## job 2978
// conv_top
module conv_top
#(
    parameter DATA_WIDTH  = 8,
    parameter KERNEL_SIZE = 25
)
(
    input  logic                     i_clk,
    input  logic                     i_arstn,
	input  logic                     i_arstn_perf,
	input  logic                     i_enable_count2,
    input  logic                     i_ready,
    input  logic                     i_valid,
    input  logic [KERNEL_SIZE - 1:0] i_bit_X,
    input  logic [KERNEL_SIZE - 1:0] i_bit_K,
    output logic [              1:0] o_conv,
    output logic                     o_ready,
    output logic                     o_valid,
	output logic [             31:0] o_perf_cycle_count,
	output logic [             31:0] o_perf_cycle_count2
);
Settings: LEC_CHECK=0, CAP_MARGIN=20, CORE_MARGIN=2, CORE_UTILIZATION=72, CTS_CLUSTER_DIAMETER=30, CTS_CLUSTER_SIZE=42, HOLD_SLACK_MARGIN=-0.1, PLACE_DENSITY=0.64, SETUP_SLACK_MARGIN=1.36, SLEW_MARGIN=20, TNS_END_PERCENT=5; clock period 5.09 ns.
run.sh (not shown) runs the stock make flow with config.mk's settings and CLKGATE_MAP_FILE=.
Nothing crashed in job 2978 and all stages finished; the problem is that the final layout failed, the offending checks being setup timing.
#### Input delta (job 760 over job 2978)
==> flow/config.mk <==
export PLATFORM = sky130hd
export DESIGN_NAME = conv_top
export DESIGN_NICKNAME = conv_top
export VERILOG_FILES = /design/flow/design.v
export SDC_FILE = /design/flow/constraint.sdc
export NUM_CORES = 4
export LEC_CHECK = 0
export ABC_AREA = 1
export CAP_MARGIN = 20
export CORE_ASPECT_RATIO = 0.9
export CORE_MARGIN = 2
export CORE_UTILIZATION = 72
export CTS_CLUSTER_DIAMETER = 259
export GPL_ROUTABILITY_DRIVEN = 1
export MAX_ROUTING_LAYER = met4
export MIN_ROUTING_LAYER = met1
export PLACE_DENSITY_LB_ADDON = 0.01
export SETUP_SLACK_MARGIN = 0.71
export SLEW_MARGIN = 30
export TNS_END_PERCENT = 90
==> results <==
Completing all stages was not enough for job 760: its layout failed the final checks because of setup timing.
The internal portion of total power in job 760 sits 5.1 mW below the value recorded for job 2978.
Changes observed in job 760 relative to job 2978: floorplan utilization picked up an extra 0.17 points; via count picked up an extra 5217; post-layout minimum cycle time lost 0.043 ns; die size picked up an extra 3.3%.
Comparing job 760 and job 2978, the lower antenna diode instance count is on job 760.
diff inputs: job 760 => job 7457
==> flow/config.mk <==
export PLATFORM = sky130hd
export DESIGN_NAME = conv_top
export DESIGN_NICKNAME = conv_top
export VERILOG_FILES = /design/flow/design.v
export SDC_FILE = /design/flow/constraint.sdc
export NUM_CORES = 4
export LEC_CHECK = 0
export CAP_MARGIN = 20
export CORE_MARGIN = 2
export CORE_UTILIZATION = 35
export SLEW_MARGIN = 20
==> flow/constraint.sdc <==
create_clock -name core_clock -period 9.1 [get_ports {i_clk}]
set_input_delay 1.8200 -clock core_clock [delete_from_list [all_inputs] [get_ports {i_clk}]]
set_output_delay 1.8200 -clock core_clock [all_outputs]
set_load 0.01 [all_outputs]
Findings:
- The final report for job 760 shows a completed flow and a layout that fails verification, specifically setup timing.
- Job 7457 ran to completion and came out clean on the timing, design-rule and antenna checks.
- Job 7457: post-cts repair resize count 28 below job 760
- Global-route usage (job 7457 over job 760): decrease, 20 points
- [diff] total power, job 7457 relative to job 760: improvement
Setup changes, job 7457 to job 8089
diff --git a/flow/config.mk b/flow/config.mk
--- a/flow/config.mk
+++ b/flow/config.mk
@@ -9,3 +9,3 @@
 export CORE_MARGIN = 2
-export CORE_UTILIZATION = 35
+export CORE_UTILIZATION = 40
 export SLEW_MARGIN = 20
- Job 7457 leaves more setup margin than job 8089.
- Looking at job 7457 and job 8089, the clock latency reported for the late side of the worst-skew pair is a wash.
- Job 8089 and job 7457 ended up with roughly the same delay of the slowest cell on the worst path.
- Job 7457 has lower combinational group share of total power than job 8089.
- Job 8089 against job 7457; maximum ir drop on the vdd rail is up by more than half.
- Global-route usage over all layers (job 8089 over job 7457): increase, 2.1 points
- Job 8089 vs. job 7457: clock buffer count in the final layout moved up, chip area from the yosys synthesis statistics level, routed wire length moved up.
- Against job 7457, job 8089 comes in 0.035 ns higher on post-layout minimum cycle time.


## v5
conv_top again, from the RTL that the note above started with.
Settings: LEC_CHECK=0, CAP_MARGIN=20, CORE_MARGIN=2, CORE_UTILIZATION=72, CTS_CLUSTER_DIAMETER=259, CTS_CLUSTER_SIZE=20, GPL_ROUTABILITY_DRIVEN=1, MAX_ROUTING_LAYER=met4, MIN_ROUTING_LAYER=met1, PLACE_DENSITY_LB_ADDON=0.01, SETUP_SLACK_MARGIN=1.45, SLEW_MARGIN=30, TNS_END_PERCENT=5; clock period 5.09 ns.
From the logs: v5 reached the end of the flow and failed the layout checks with setup timing.
Modified inputs, v37 compared to v5
Settings: TNS_END_PERCENT removed (was 5); MIN_ROUTING_LAYER removed (was met1); CAP_MARGIN changed from 20 to 40; MAX_ROUTING_LAYER removed (was met4); SLEW_MARGIN changed from 30 to 20; CTS_CLUSTER_DIAMETER removed (was 259); SETUP_SLACK_MARGIN removed (was 1.45); PLACE_DENSITY_LB_ADDON removed (was 0.01); CTS_CLUSTER_SIZE removed (was 20); GPL_ROUTABILITY_DRIVEN removed (was 1); the clock period (ns, I/O delays scaled along) changed from 5.09 to 11.6.
### Flow results
- v37: no failed stages, no open violations at the end
- Cmp v37 and v5 / growth of design area from synthesis to finish / higher: v5
- v5 → v37: portion of total power attributed to the clock network went up 7.1 points, global-route met3 utilization went up 0.19 points.
- v5 has a lower number of clock buffers inserted by TritonCTS than v37.
- Sort v37 and v5 by final-layout clock-cell area share, ascending, and v5 comes first.
- Compared with v5, v37 shows a lower final cycle utilization of the critical path.
- Cmp v37 vs v5: data-path buffer share of cell area in the final layout lower in v37
- Going from v5 to v37, delay contributed by the slowest stage of the critical path now sits higher; routability congestion estimate now smaller.
## Diff of input files: v33 against v37
Settings: a change of CORE_UTILIZATION from 72 to 66; a change of CAP_MARGIN from 40 to 20; a change of the clock period (ns, I/O delays scaled along) from 11.6 to 10.6.
[summary]
v33: combinational power 5.7% above v37. Summed area of non-filler cells in the final layout in v33 is 220 µm² lower than in v37. Summary of v33 over v37: average detailed-routed wire length per instance now smaller, power share of the sequential group now larger, largest net degree at the start of global routing now larger, power per cell area now larger, number of clock buffers in the layout now larger. After synthesis and placement, the instance count of v33 is above that of v37. Compared v33 vs v37, and sequential power is up in v33. v33 went all the way through the flow, and no timing, DRC or antenna check failed.
What v14 does differently from v33 at the input level:
Settings: changing CORE_UTILIZATION from 66 to 57; setting CTS_CLUSTER_SIZE to 99 for the first time; changing the clock period (ns, I/O delays scaled along) from 10.6 to 5.59.
Findings:
- The flow completed for v14, but it is not clean: the layout still shows setup timing.
- Going from v33 to v14, the sequential share of layout area was found to have gone down by 2.9 points.
- v14 -> v33: total standard cell area after synthesis delta 0, exact match
- Going from v33 to v14, the routing usage on met1 was found to have gone down by 3.1 points.
- For die area, dividing the value from v33 by the value from v14 gives 0.866.
- v14 vs v33: worst slew margin relative to its limit up
- Final area delta (v14 − v33): unfavourable
- v14 does worse than v33 on routed wire length.
- Sequential power (higher): v14
- A top routing layer in use of met5 is what v33 shows, while met4 belongs to v14.


## v3
conv_top again, from the RTL that the note above started with.
export LEC_CHECK = 0
export CAP_MARGIN = 5
export CORE_MARGIN = 2
export CORE_UTILIZATION = 72
export CTS_CLUSTER_DIAMETER = 141
export CTS_CLUSTER_SIZE = 27
export SETUP_SLACK_MARGIN = 1.46
export SLEW_MARGIN = 20
create_clock -name core_clock -period 5.05 [get_ports {i_clk}]
Every stage of v3 finished as expected; the final checks, on the other hand, flagged setup timing, which means the layout fails.
Relative to v3, the following input files were edited for v46:
Settings: CORE_UTILIZATION changed from 72 to 65; CTS_CLUSTER_DIAMETER removed (was 141); SETUP_SLACK_MARGIN removed (was 1.46); CTS_CLUSTER_SIZE removed (was 27); CAP_MARGIN changed from 5 to 20; the clock period (ns, I/O delays scaled along) changed from 5.05 to 9.79.
--- outcome ---
Having completed the whole flow, v46 delivered a layout that passed the timing, design-rule and antenna checks. Every stage of v3 finished as expected; the final checks, on the other hand, flagged setup timing, which means the layout fails. For global placement routability congestion, dividing the value from v3 by the value from v46 gives 1.05. Compared with v3, v46 shows a lower final cell area excluding filler cells. Comparing v3 and v46, the lower combinational power is on v46. Taking v3 over v46, the cell count ratio works out to 1.06. Global-route usage on v46 is down relative to v3. Clock network contribution to total cell area, v3 and v46, lower one = v3. Looking at setup slack, v46 sits 3220 ps above v3. H-tree depth reported by CTS for v46: 2 up relative to v3. Delta (v46 minus v3): via count saw a decrease; cell depth of the worst flop-to-flop path has remained practically unchanged; total negative slack increased 4190 ps.
Input changes introduced in v52 (baseline for comparison: v46):
Settings: CORE_UTILIZATION now 40, was 65; the clock period (ns, I/O delays scaled along) now 8.74, was 9.79.
Findings:
Going from v46 to v52, iteration-0 DRC count of the detailed router shrinks by 15.
Diff v46 -> v52 | core utilization at floorplan | decrease of 25 points
Worst slack at placement delta (v52 − v46): unfavourable
Non-clock buffer count ended up 4 higher on v52 than on v46.
Sequential portion of the cell area was higher in v46 than in v52.
The global-route usage in v52 sits 7.7 points below the value recorded for v46.
On v52: placed cell area is 550 um^2 higher than what v46 gave.
Cell area was higher in the run labelled v52.
v52 ends up with a critical path depth that is 4 lower than in v46.
Portion of the clock cycle consumed by the worst path in the final layout was higher in v52 than in v46.
The inputs of v38 differ from those of v52 as listed below.
Settings: SETUP_SLACK_MARGIN now 0.77, previously not set; CORE_UTILIZATION now 70, was 40; CTS_CLUSTER_SIZE now 27, previously not set; the clock period (ns, I/O delays scaled along) now 5.05, was 8.74.
--- outcome ---
- The final report for v38 shows a completed flow and a layout that fails verification, specifically setup timing.
- | number of cells on the critical path | higher: v38 |
- Going from v52 to v38, combinational fraction of the cell area -1.6 points; final worst-path cycle share +46 points; fraction of power spent switching nets -0.91 points.


Setup of run 1:
Starting RTL as in the previous note.
==> flow/config.mk <==
export PLATFORM = sky130hd
export DESIGN_NAME = conv_top
export DESIGN_NICKNAME = conv_top
export VERILOG_FILES = /design/flow/design.v
export SDC_FILE = /design/flow/constraint.sdc
export NUM_CORES = 4
export LEC_CHECK = 0
export ABC_AREA = 1
export CAP_MARGIN = 10
export CORE_MARGIN = 10
export CORE_UTILIZATION = 40
export CTS_CLUSTER_DIAMETER = 73
export CTS_CLUSTER_SIZE = 80
export GPL_ROUTABILITY_DRIVEN = 0
export GPL_TIMING_DRIVEN = 0
export MAX_ROUTING_LAYER = met5
export SETUP_SLACK_MARGIN = 2.87
export SLEW_MARGIN = 20
export TNS_END_PERCENT = 95
==> flow/constraint.sdc <==
create_clock -name core_clock -period 10.3 [get_ports {i_clk}]
set_input_delay 2.0600 -clock core_clock [delete_from_list [all_inputs] [get_ports {i_clk}]]
set_output_delay 2.0600 -clock core_clock [all_outputs]
set_load 0.01 [all_outputs]
The final layout from run 1, which completed every stage, passed the timing, design-rule and antenna checks at the end of the flow.
#### Input delta (run 2 over run 1)
Settings: a deleted SETUP_SLACK_MARGIN that had been 2.87; a change of CAP_MARGIN from 10 to 35; a change of the clock period (ns, I/O delays scaled along) from 10.3 to 13.1.
==> comparison <==
Delta (run 2 minus run 1): register fraction of the total cell area now sits at about the same level; combinational power -25%.
The global-route usage of run 1 and that of run 2 are within noise of each other.
The run showing the smaller clock skew is run 1.
Every run in the comparison, run 1 and run 2, completed the flow with a clean layout.
On total non-filler cell area in the finished layout, run 1 and run 2 are neck and neck.
On number of global-route vias before repair, run 1 and run 2 are neck and neck.
First-pass GRT wire length: run 2 vs run 1, no meaningful difference
Setup changes, run 2 to run 3
Settings: CORE_UTILIZATION now 65, was 40; CTS_CLUSTER_SIZE no longer set, was 80; CTS_CLUSTER_DIAMETER no longer set, was 73; CORE_MARGIN now 2, was 10; MAX_ROUTING_LAYER no longer set, was met5; CAP_MARGIN now 20, was 35; ABC_AREA no longer set, was 1; GPL_TIMING_DRIVEN no longer set, was 0; GPL_ROUTABILITY_DRIVEN no longer set, was 0; TNS_END_PERCENT no longer set, was 95; the clock period (ns, I/O delays scaled along) now 8.31, was 13.1.
==> results <==
Number of cells in the finished layout apart from fillers (higher): run 2
Going from run 2 to run 3, sum of met3 wire segment lengths after detailed routing shrank by more than half.
Count of cells along the worst register-to-register path down 2 in run 3 wrt run 2
Placed wire-length estimate after detailed placement, run 3 vs run 2: down by more than a quarter
Max sequential share of layout area across run 2 and run 3: run 3
Looking at net switching component of the power, run 3 sits about 36% above run 2.
Compared run 2 against run 3; storage element area within noise.
Overall power after layout went up by more than half going from run 2 to run 3.
Route | run 3 vs run 2 | wire shorter in run 3
Compared with run 2, run 3 shows a lower critical path depth.
Measured against run 3, the clock-buffer cell count of run 2 comes out at 0.43 times the reference value.
Power and IR drop assume default switching activity.
